## master_top
module master_top#(
    parameter DATA_WIDTH = 32,
    parameter ADDR_WIDTH = 32,
    parameter BRAM_QUANTITY = 6,
    parameter INTERNAL_ADDR_RANGE = 128
)(
    input                           clk,
    input                           areset,
    input  logic [             3:0] awid_i,
    input  logic [ADDR_WIDTH - 1:0] awaddr_i,
    input  logic                    awvalid_i,
    output logic                    awready_o,
    input  logic [             3:0] wid_i,
    input  logic [DATA_WIDTH - 1:0] wdata_i,
    input  logic [             3:0] wstrb_i,
    input  logic                    wlast_i,
    input  logic                    wvalid_i,
    output logic                    wready_o,
    input  logic [             3:0] arid_i,
    input  logic [ADDR_WIDTH - 1:0] araddr_i,
    input  logic                    arvalid_i,
    output logic                    arready_o,
    output logic [             3:0] rid_o,
    output logic [DATA_WIDTH - 1:0] rdata_o,
    output logic                    rlast_o,
    output logic                    rvalid_o,
    input  logic                    rready_i,
    output logic [             3:0] bid_o,
    output logic [             1:0] bresp_o,
    output logic                    bvalid_o,
    input  logic                    bready_i,
    output logic [             3:0] m_awid_o,
    output logic [             7:0] m_awlen_o,
    output logic [             2:0] m_awsize_o,
    output logic [             1:0] m_awburst_o,
    output logic [ADDR_WIDTH - 1:0] m_awaddr_o,
    output logic                    m_awvalid_o,
    input  logic                    m_awready_i,
    output logic [             3:0] m_wid_o,
    output logic [DATA_WIDTH - 1:0] m_wdata_o,
    output logic [             3:0] m_wstrb_o,
    output logic                    m_wlast_o,
    output logic                    m_wvalid_o,
    input  logic                    m_wready_i,
    input  logic [             3:0] m_bid_i,
    input  logic [             1:0] m_bresp_i,
    input  logic                    m_bvalid_i,
    output logic                    m_bready_o
);
Size in the first run: roughly 1700 cells after synthesis, ~400 flip-flops, roughly 270 I/O pins, roughly 19000 µm² of cells after synthesis.
export LEC_CHECK = 0
export CAP_MARGIN = 20
export CELL_PAD_IN_SITES_DETAIL_PLACEMENT = 0
export CORE_ASPECT_RATIO = 0.94
export CORE_MARGIN = 2
export CORE_UTILIZATION = 72
export CTS_CLUSTER_SIZE = 40
export GPL_ROUTABILITY_DRIVEN = 1
export HOLD_SLACK_MARGIN = -0.08
export MIN_ROUTING_LAYER = met1
export PLACE_DENSITY = 0.65
export SETUP_SLACK_MARGIN = -0.31
export SLEW_MARGIN = 20
export TNS_END_PERCENT = 5
create_clock -name core_clock -period 3.28 [get_ports {clk}]
run.sh (not shown) runs the stock make flow with config.mk's settings and CLKGATE_MAP_FILE=.
The baseline reached the layout checks and failed them: negative setup slack.
Edit:
==> flow/config.mk (replaced) <==
export PLATFORM = sky130hd
export DESIGN_NAME = master_top
export DESIGN_NICKNAME = master_top
export VERILOG_FILES = /design/flow/design.v
export SDC_FILE = /design/flow/constraint.sdc
export NUM_CORES = 4
export LEC_CHECK = 0
export CAP_MARGIN = 20
export CORE_MARGIN = 2
export CORE_UTILIZATION = 40
export PLACE_DENSITY = 0.6
export SLEW_MARGIN = 20
==> flow/constraint.sdc (replaced) <==
create_clock -name core_clock -period 8.0 [get_ports {clk}]
set_input_delay 1.6000 -clock core_clock [delete_from_list [all_inputs] [get_ports {clk}]]
set_output_delay 1.6000 -clock core_clock [all_outputs]
set_load 0.01 [all_outputs]
After rerunning: The new run passed the timing, DRC and antenna checks; cell count goes up by 6.9%; core utilization goes down by 40 points; synthesized cell count stays the same.
Edit:
--- a/flow/config.mk
+++ b/flow/config.mk
@@ -8,5 +8,6 @@
 export CAP_MARGIN = 20
 export CORE_MARGIN = 2
-export CORE_UTILIZATION = 40
-export PLACE_DENSITY = 0.6
+export CORE_UTILIZATION = 71
+export CTS_CLUSTER_SIZE = 29
+export PLACE_DENSITY = 0.65
 export SLEW_MARGIN = 20
==> flow/constraint.sdc (replaced) <==
create_clock -name core_clock -period 3.26 [get_ports {clk}]
set_input_delay 0.6520 -clock core_clock [delete_from_list [all_inputs] [get_ports {clk}]]
set_output_delay 0.6520 -clock core_clock [all_outputs]
set_load 0.01 [all_outputs]
After rerunning: With this change the flow reached the layout checks and failed them: negative setup slack. Critical path depth is lower by 1. Setup slack got worse by 2800 ps. Power grows by 150%. Sequential power came out higher by 150%.
Edit:
--- a/flow/config.mk
+++ b/flow/config.mk
@@ -11,3 +11,5 @@
 export CTS_CLUSTER_SIZE = 29
 export PLACE_DENSITY = 0.65
+export SETUP_SLACK_MARGIN = 0.77
 export SLEW_MARGIN = 20
+export TNS_END_PERCENT = 5
Outcome: The new run completed and failed the layout checks on negative setup slack; routed wire length increases by 7.8%; synthesized area does not change; power came out lower by 0.70%; clock-buffer cell count fell by 2; final area grows by 3.2%; worst setup slack loses 350 ps; via count is higher by 3.5%; first-iteration DRC count goes up by 13%; clock power goes down by 4.8%; register-to-register slack is worse by 1100 ps; non-clock buffer count came out higher by 9.

* * *

master_top again, from the RTL that the note above started with.
Design master_top, start of the top module:
module master_top#(
    parameter DATA_WIDTH = 32,
    parameter ADDR_WIDTH = 32,
    parameter BRAM_QUANTITY = 6,
    parameter INTERNAL_ADDR_RANGE = 128
)(
    input                           clk,
    input                           areset,
    input  logic [             3:0] awid_i,
    input  logic [ADDR_WIDTH - 1:0] awaddr_i,
    input  logic                    awvalid_i,
    output logic                    awready_o,
    input  logic [             3:0] wid_i,
    input  logic [DATA_WIDTH - 1:0] wdata_i,
    input  logic [             3:0] wstrb_i,
    input  logic                    wlast_i,
    input  logic                    wvalid_i,
    output logic                    wready_o,
    input  logic [             3:0] arid_i,
    input  logic [ADDR_WIDTH - 1:0] araddr_i,
    input  logic                    arvalid_i,
    output logic                    arready_o,
    output logic [             3:0] rid_o,
    output logic [DATA_WIDTH - 1:0] rdata_o,
    output logic                    rlast_o,
    output logic                    rvalid_o,
    input  logic                    rready_i,
    output logic [             3:0] bid_o,
    output logic [             1:0] bresp_o,
    output logic                    bvalid_o,
    input  logic                    bready_i,
    output logic [             3:0] m_awid_o,
    output logic [             7:0] m_awlen_o,
    output logic [             2:0] m_awsize_o,
    output logic [             1:0] m_awburst_o,
    output logic [ADDR_WIDTH - 1:0] m_awaddr_o,
    output logic                    m_awvalid_o,
    input  logic                    m_awready_i,
    output logic [             3:0] m_wid_o,
    output logic [DATA_WIDTH - 1:0] m_wdata_o,
    output logic [             3:0] m_wstrb_o,
    output logic                    m_wlast_o,
  ...
Settings: LEC_CHECK=0, ABC_AREA=1, CAP_MARGIN=25, CELL_PAD_IN_SITES_DETAIL_PLACEMENT=2, CELL_PAD_IN_SITES_GLOBAL_PLACEMENT=3, CORE_ASPECT_RATIO=1.09, CORE_MARGIN=3, CORE_UTILIZATION=64, GPL_TIMING_DRIVEN=0, HOLD_SLACK_MARGIN=-0.03, MAX_ROUTING_LAYER=met5, MIN_ROUTING_LAYER=met1, SLEW_MARGIN=20, TNS_END_PERCENT=20; clock period 7.47 ns.
The baseline failed in global placement without I/O on GPL-0301.
Then changed:
ABC_AREA = default   (was 1)
CELL_PAD_IN_SITES_DETAIL_PLACEMENT = default   (was 2)
CELL_PAD_IN_SITES_GLOBAL_PLACEMENT = default   (was 3)
CORE_ASPECT_RATIO = default   (was 1.09)
CORE_MARGIN = 2   (was 3)
CORE_UTILIZATION = 40   (was 64)
MAX_ROUTING_LAYER = met4   (was met5)
MIN_ROUTING_LAYER = default   (was met1)
TNS_END_PERCENT = default   (was 20)
clock period = 5.02 ns   (was 7.47 ns; I/O delays follow)
Effect: The new run went through all stages and came out clean; die size climbs by 54%; synthesized cell count shrinks by 26%; synthesized area fell by 0.73%.
Then changed:
CAP_MARGIN = 20   (was 25)
CORE_UTILIZATION = 59   (was 40)
GPL_TIMING_DRIVEN = default   (was 0)
HOLD_SLACK_MARGIN = default   (was -0.03)
MAX_ROUTING_LAYER = default   (was met4)
PLACE_DENSITY = 0.6   (was default)
clock period = 3.25 ns   (was 5.02 ns; I/O delays follow)
Outcome: The new run produced a layout that fails on setup timing. Total power goes up by 49%. Die size goes down by 32%. Routed wire length goes down by 11%. Clock power goes up by 44%. Synthesized cell count is unchanged. Clock-buffer cell count goes down by 8. Via count goes down by 0.42%. Non-clock buffer count goes down by 22.
Then changed:
CORE_UTILIZATION = 40   (was 59)
clock period = 5.86 ns   (was 3.25 ns; I/O delays follow)
With this change the flow completed without violations; non-clock buffer count fell by 94; clock power came out lower by 39%; final area drops by 1.9%; flip-flop count is unchanged; clock skew goes up by 4.2 ps; global-route usage went down by 9.7 points; synthesized area does not change; wire length goes up by about 2.6%; via count went down by about 3.3%.
Power is estimated from default activity; no workload was simulated.
